==> build 76: inputs <==
## microP
module microP(
    input clk,
    input reset,
    output [7:0] imem_addr,
    input [16:0] imem_data,
    output [7:0] dmem_addr,
    output [7:0] dmem_wdata,
    output dmem_we,
    input [7:0] dmem_rdata,
    input [7:0] data_in,
    output out_we,
    output [7:0] data_out_col,
    output [7:0] data_out_addr
    );
clock: 1.78 ns
lec_check: 0
abc_area: 0
cap_margin: 40
cell_pad_in_sites_global_placement: 0
core_margin: 2
core_utilization: 72
hold_slack_margin: 0.29
max_routing_layer: met4
min_routing_layer: met1
place_density_lb_addon: 0.06
setup_slack_margin: 0.46
slew_margin: 0
tns_end_percent: 80
run.sh (not shown) runs the stock make flow with config.mk's settings and CLKGATE_MAP_FILE=.
==> inputs of build 28, as changes to build 76 <==
==> flow/config.mk (replaced) <==
export PLATFORM = sky130hd
export DESIGN_NAME = microP
export DESIGN_NICKNAME = microP
export VERILOG_FILES = /design/flow/design.v
export SDC_FILE = /design/flow/constraint.sdc
export NUM_CORES = 4
export LEC_CHECK = 0
export CAP_MARGIN = 20
export CORE_MARGIN = 2
export CORE_UTILIZATION = 40
export PLACE_DENSITY = 0.6
export SETUP_SLACK_MARGIN = 0.88
export SLEW_MARGIN = 20
==> flow/constraint.sdc (replaced) <==
create_clock -name core_clock -period 4.5 [get_ports {clk}]
set_input_delay 0.9000 -clock core_clock [delete_from_list [all_inputs] [get_ports {clk}]]
set_output_delay 0.9000 -clock core_clock [all_outputs]
set_load 0.01 [all_outputs]
==> inputs of trial 95, as changes to build 76 <==
==> flow/config.mk (replaced) <==
export PLATFORM = sky130hd
export DESIGN_NAME = microP
export DESIGN_NICKNAME = microP
export VERILOG_FILES = /design/flow/design.v
export SDC_FILE = /design/flow/constraint.sdc
export NUM_CORES = 4
export LEC_CHECK = 0
export ABC_AREA = 0
export CAP_MARGIN = 25
export CELL_PAD_IN_SITES_GLOBAL_PLACEMENT = 0
export CORE_MARGIN = 2
export CORE_UTILIZATION = 64
export MAX_ROUTING_LAYER = met4
export MIN_ROUTING_LAYER = met1
export PLACE_DENSITY = 0.59
export SLEW_MARGIN = 15
export TNS_END_PERCENT = 80
==> flow/constraint.sdc (replaced) <==
create_clock -name core_clock -period 3.44 [get_ports {clk}]
set_input_delay 0.6880 -clock core_clock [delete_from_list [all_inputs] [get_ports {clk}]]
set_output_delay 0.6880 -clock core_clock [all_outputs]
set_load 0.01 [all_outputs]
==> qor summary <==
| metric | trial 95 | build 28 | build 76 |
|---|---|---|---|
| Dpl ws | -178.8 ps | 311.2 ps | -1943 ps |
| Die Y | 126.5 um | 159.0 um | 119.5 um |
| # rows | 44 | 56 | 42 |
| Total die size | 16,010 um2 | 25,280 um2 | 14,290 um2 |
| Total placed cells including tap cells | 1,247 | 1,300 | 1,331 |
| Hold buffers post-CTS | 0 | 0 | - |
| Gp weighted congestion | 0.9412 | 0.8780 | 1.085 |
| Clk sinks | 162 | 162 | - |
| Run status | aborted with a tool error | timing/DRC/antenna clean | aborted with a tool error |
| Last stage reached | global routing (5_1_grt) | - | clock tree synthesis (4_1_cts) |
| Deepest clock path buffer count | 2 | 2 | - |
| Standard cell area after detailed placement | 11,320 um2 | 10,910 um2 | 12,260 um2 |
| H-Tree Depth | 4 | 4 | - |
| Die boundary width | 126.5 um | 159.0 um | 119.5 um |
| Area of the core | 14,590 um2 | 23,540 um2 | 13,140 um2 |
| Cells resized by post-CTS repair | 64 | 24 | - |
| Clock tree root buffer cell | sky130_fd_sc_hd__clkbuf_16 | sky130_fd_sc_hd__clkbuf_16 | - |
| Half-perimeter wire length after detailed placement | 22,930 um | 20,730 um | 28,560 um |

==> inputs of run a <==
Starting RTL as in the previous note.
make LEC_CHECK=0 ABC_AREA=1 CAP_MARGIN=20 CORE_ASPECT_RATIO=1.05 CORE_MARGIN=5 CORE_UTILIZATION=59 CTS_CLUSTER_SIZE=89 GPL_TIMING_DRIVEN=0 SLEW_MARGIN=15 finish   # period 5.0 ns
==> run b (differences from run a) <==
Settings changed: CORE_ASPECT_RATIO 1.05 to default, CORE_MARGIN 5 to 2, CORE_UTILIZATION 59 to 58, CTS_CLUSTER_SIZE 89 to default, GPL_TIMING_DRIVEN 0 to default, PLACE_DENSITY from default to 0.6, SLEW_MARGIN 15 to 20.
==> flow/constraint.sdc (replaced) <==
create_clock -name core_clock -period 2.83 [get_ports {clk}]
set_input_delay 0.5660 -clock core_clock [delete_from_list [all_inputs] [get_ports {clk}]]
set_output_delay 0.5660 -clock core_clock [all_outputs]
set_load 0.01 [all_outputs]
==> run c (differences from run a) <==
Settings changed: ABC_AREA 1 to default, CORE_ASPECT_RATIO 1.05 to default, CORE_MARGIN 5 to 2, CORE_UTILIZATION 59 to 22, CTS_CLUSTER_SIZE 89 to default, GPL_TIMING_DRIVEN 0 to default, PLACE_DENSITY from default to 0.6, SLEW_MARGIN 15 to 20.
==> flow/constraint.sdc (replaced) <==
create_clock -name core_clock -period 4.5 [get_ports {clk}]
set_input_delay 0.9000 -clock core_clock [delete_from_list [all_inputs] [get_ports {clk}]]
set_output_delay 0.9000 -clock core_clock [all_outputs]
set_load 0.01 [all_outputs]
==> summary of the runs <==
- Run a completed without violations. Run b completed, yet does not pass: negative setup slack. Run c finished with timing, DRC and antenna clean.
- Clock power, highest first: run b, run c, run a.
- The highest combinational power belongs to run b, the lowest to run c.
- Worst hold slack: run b is better than run a (5.4 ps).
- The lowest die size belongs to run b, the highest to run c.
- Clock skew: run c is lower than run b (45 ps).
- Synthesized cell count is the same in run a and run b.
- The highest power belongs to run b, the lowest to run c.
- Critical path depth, highest first: run b, run c, run a.
- Against run b, the global-route usage of run c is lower by 23 points.
- Non-clock buffer count: run b > run a > run c.
Power and IR drop assume default switching activity.
